## run A
// lab1
module lab1 #
(
	parameter WIDTHIN = 16,		 
	parameter WIDTHOUT = 32,	 
	parameter [WIDTHIN-1:0] A0 = 16'b01_00000000000000,  
	parameter [WIDTHIN-1:0] A1 = 16'b01_00000000000000,  
	parameter [WIDTHIN-1:0] A2 = 16'b00_10000000000000,  
	parameter [WIDTHIN-1:0] A3 = 16'b00_00101010101010,  
	parameter [WIDTHIN-1:0] A4 = 16'b00_00001010101010,  
	parameter [WIDTHIN-1:0] A5 = 16'b00_00000010001000   
)
(
	input clk,
	input reset,	
	input i_valid,
	input i_ready,
	output o_valid,
	output o_ready,
	input [WIDTHIN-1:0] i_x,
	output [WIDTHOUT-1:0] o_y
);
Size: roughly 230 flip-flops, ~64000 µm² of cells after synthesis.
clock: 7.69 ns
lec_check: 0
cap_margin: 20
cell_pad_in_sites_detail_placement: 2
cell_pad_in_sites_global_placement: 2
core_margin: 2
core_utilization: 72
gpl_routability_driven: 0
gpl_timing_driven: 1
hold_slack_margin: -0.04
max_routing_layer: met4
place_density_lb_addon: 0.26
slew_margin: 30
run.sh (not shown) runs the stock make flow with config.mk's settings and CLKGATE_MAP_FILE=.
The log for run A ends in global placement without I/O (3_1_place_gp_skip_io) with error FLW-0024, so the run never completed.
## Diff of input files: run B against run A
- CELL_PAD_IN_SITES_DETAIL_PLACEMENT no longer set, was 2
- GPL_TIMING_DRIVEN no longer set, was 1
- GPL_ROUTABILITY_DRIVEN no longer set, was 0
- SLEW_MARGIN now 20, was 30
- PLACE_DENSITY_LB_ADDON no longer set, was 0.26
- CELL_PAD_IN_SITES_GLOBAL_PLACEMENT no longer set, was 2
- CORE_UTILIZATION now 53, was 72
- HOLD_SLACK_MARGIN no longer set, was -0.04
- MAX_ROUTING_LAYER no longer set, was met4
- the clock period (ns, I/O delays scaled along) now 7.83, was 7.69
## What came out
[compare] base=run A new=run B: area of the placeable core shows an increase of about 36%; total die size shows an increase of about 35%.
Diff run A..run B | post-synthesis chip area from yosys | unchanged
Run B reached the end of the flow, and the finished layout is clean on the timing, design-rule and antenna checks.
The inputs of run C differ from those of run B as listed below.
- CAP_MARGIN now 10, was 20
- CORE_UTILIZATION now 72, was 53
- CTS_CLUSTER_SIZE now 37, previously not set
- the clock period (ns, I/O delays scaled along) now 6.45, was 7.83
--- outcome ---
Between run B and run C, non-clock buffer count increased. In run C the implementation completed, yet the final layout does not meet the checks, the culprit being negative setup slack. Delta (run C minus run B): post-place instance area up 4800 µm²; via-per-instance ratio up about 10%; post-route cell area up about 11%. Side by side, ratio of final minimum period to clock period turned out higher in run C than in run B.
#### Input delta (run D over run C)
- CORE_UTILIZATION now 40, was 72
- CTS_CLUSTER_SIZE no longer set, was 37
- CAP_MARGIN now 20, was 10
- the clock period (ns, I/O delays scaled along) now 7.83, was 6.45
--- outcome ---
Looking at the reports, run D completed the entire flow and the layout it produced met the timing, design-rule and antenna checks.
Relative area change from synthesis to final layout in run D vs run C: down 12 points
Post-route fraction of the period consumed by the critical path for run D: 15 points down relative to run C
Iteration tally of the first detailed-router pass down 3 in run D wrt run C
Run D ends up with a detail-routed net length per standard cell that is 11% lower than in run C.
Between run D and run C, vertical die dimension is higher for run D, run C comes in under that.
Summary of run D over run C: total wirelength of the detailed-routed design decreased 16 mm; critical path depth down 7.1%.

---

== the reference run ==
The RTL this note starts from:
==> flow/design.v <==
module lab1 #
(
	parameter WIDTHIN = 16,		 
	parameter WIDTHOUT = 32,	 
	parameter [WIDTHIN-1:0] A0 = 16'b01_00000000000000,  
	parameter [WIDTHIN-1:0] A1 = 16'b01_00000000000000,  
	parameter [WIDTHIN-1:0] A2 = 16'b00_10000000000000,  
	parameter [WIDTHIN-1:0] A3 = 16'b00_00101010101010,  
	parameter [WIDTHIN-1:0] A4 = 16'b00_00001010101010,  
	parameter [WIDTHIN-1:0] A5 = 16'b00_00000010001000   
)
(
	input clk,
	input reset,	
	input i_valid,
	input i_ready,
	output o_valid,
	output o_ready,
	input [WIDTHIN-1:0] i_x,
	output [WIDTHOUT-1:0] o_y
);
logic [WIDTHIN-1:0] x;	 
logic [WIDTHOUT-1:0] y_Q;	 
logic valid_Q1;		 
logic valid_Q2;		 
logic valid_Q3;
logic valid_Q4;
logic valid_Q5;
logic valid_Q6;
logic valid_Q7;
logic [WIDTHOUT-1:0] ans;	
logic enable;
logic [WIDTHOUT-1:0] m0_out;  
logic [31:0] m0_res; 
logic [WIDTHOUT-1:0] a0_out;  
logic [WIDTHOUT-1:0] m1_out;  
logic [47:0] m1_res;
logic [WIDTHOUT-1:0] a1_out;  
logic [WIDTHOUT-1:0] m2_out;  
logic [47:0] m2_res; 
logic [WIDTHOUT-1:0] a2_out;  
logic [WIDTHOUT-1:0] m3_out;  
logic [47:0] m3_res;
logic [WIDTHOUT-1:0] a3_out;  
logic [WIDTHOUT-1:0] m4_out;  
logic [47:0] m4_res;
logic [WIDTHOUT-1:0] a4_out;  
logic [WIDTHOUT-1:0] y_D;
logic [15:0] A5_reg;
logic [31:0] A4_reg;
logic [31:0] A3_reg;
logic [31:0] A2_reg;
logic [31:0] A1_reg;
logic [31:0] A0_reg;
logic [WIDTHIN-1:0] x1;
logic [WIDTHIN-1:0] x2;
logic [WIDTHIN-1:0] x3;
logic [WIDTHIN-1:0] x4;
logic [WIDTHOUT-1:0] F1;
logic [WIDTHOUT-1:0] F2;
logic [WIDTHOUT-1:0] F3;
logic [WIDTHOUT-1:0] F4;
always_comb begin
		m0_res = A5_reg * x;
		m0_out = {3'b000, m0_res [31:3]};
		a0_out = m0_out + A4_reg;
		m1_res = F4 * x4;
		m1_out = m1_res[45:14];
		a1_out = m1_out + A3_reg;
		m2_res = F3 * x3;
		m2_out = m2_res[45:14];
		a2_out = m2_out + A2_reg;
		m3_res = F2 * x2;
		m3_out = m3_res[45:14];
		a3_out = m3_out + A1_reg;
		m4_res = F1 * x1;
		m4_out = m4_res[45:14];
		a4_out = m4_out + A0_reg ;
		enable = i_ready;
end
always @(posedge clk) begin
if (enable) begin
		A5_reg <= A5;
		A4_reg <= {5'b00000, A4, 11'b00000000000};
   	F4 <= a0_out;
		x4 <= x;
		A3_reg <= {5'b00000, A3, 11'b00000000000};
		F3 <= a1_out;
		x3 <= x4;
		A2_reg <= {5'b00000, A2, 11'b00000000000};
		F2 <= a2_out;
		x2 <= x3;
		A1_reg <= {5'b00000, A1, 11'b00000000000};
   	F1 <= a3_out;
		x1 <= x2;
		A0_reg <= {5'b00000, A0, 11'b00000000000};
end		
end
always_ff @(posedge clk or posedge reset) begin
	if (reset) begin
		valid_Q1 <= 1'b0;
		valid_Q2 <= 1'b0;
		valid_Q3 <= 1'b0;
		valid_Q4 <= 1'b0;
		valid_Q5 <= 1'b0;
		valid_Q6 <= 1'b0;
		x <= 0;
		y_Q <= 0;
	end 
	else if (enable) begin
		valid_Q1 <= i_valid;
		valid_Q2 <= valid_Q1;
		valid_Q3 <= valid_Q2;
		valid_Q4 <= valid_Q3;
		valid_Q5 <= valid_Q4;
		valid_Q6 <= valid_Q5;
		x <= i_x;
		y_Q <= y_D;
	end
end
assign y_D = a4_out;
assign o_y = y_Q;
assign o_ready = i_ready;   		
assign o_valid = valid_Q6 & i_ready;	
endmodule
clock: 7.94 ns
lec_check: 0
cap_margin: 20
cell_pad_in_sites_detail_placement: 0
cell_pad_in_sites_global_placement: 0
core_margin: 9
core_utilization: 50
cts_cluster_size: 37
gpl_routability_driven: 1
gpl_timing_driven: 0
max_routing_layer: met5
min_routing_layer: met2
place_density: 0.48
slew_margin: 20
The flow did not stop early for the reference run: all stages ran, and the layout cleared the timing, design-rule and antenna checks.
Modified inputs, the trial run compared to the reference run
Settings: CELL_PAD_IN_SITES_DETAIL_PLACEMENT: 0 -> unset; PLACE_DENSITY: 0.48 -> unset; CORE_MARGIN: 9 -> 2; SETUP_SLACK_MARGIN: unset -> 2.28; GPL_ROUTABILITY_DRIVEN: 1 -> unset; CELL_PAD_IN_SITES_GLOBAL_PLACEMENT: 0 -> unset; GPL_TIMING_DRIVEN: 0 -> unset; MIN_ROUTING_LAYER: met2 -> unset; CTS_CLUSTER_SIZE: 37 -> unset; MAX_ROUTING_LAYER: met5 -> unset; CORE_UTILIZATION: 50 -> 40; the clock period (ns, I/O delays scaled along): 7.94 -> 7.83.
Findings:
The trial run reports its capture point of the critical path as F2[29] while the reference run reports F3[26]. Higher layout net count goes to the trial run over the reference run. In the trial run, the final instance area came out about 12% above the value in the reference run. Between the reference run and the trial run, relative area change from synthesis to final layout increased. Delta(sequential share of layout area, the trial run - the reference run) < 0. Looking at met3 demand-to-capacity share in global routing, the trial run sits 56 points below the reference run. Going from the reference run to the trial run, worst reg-to-reg path cell count shrank by more than 10%.
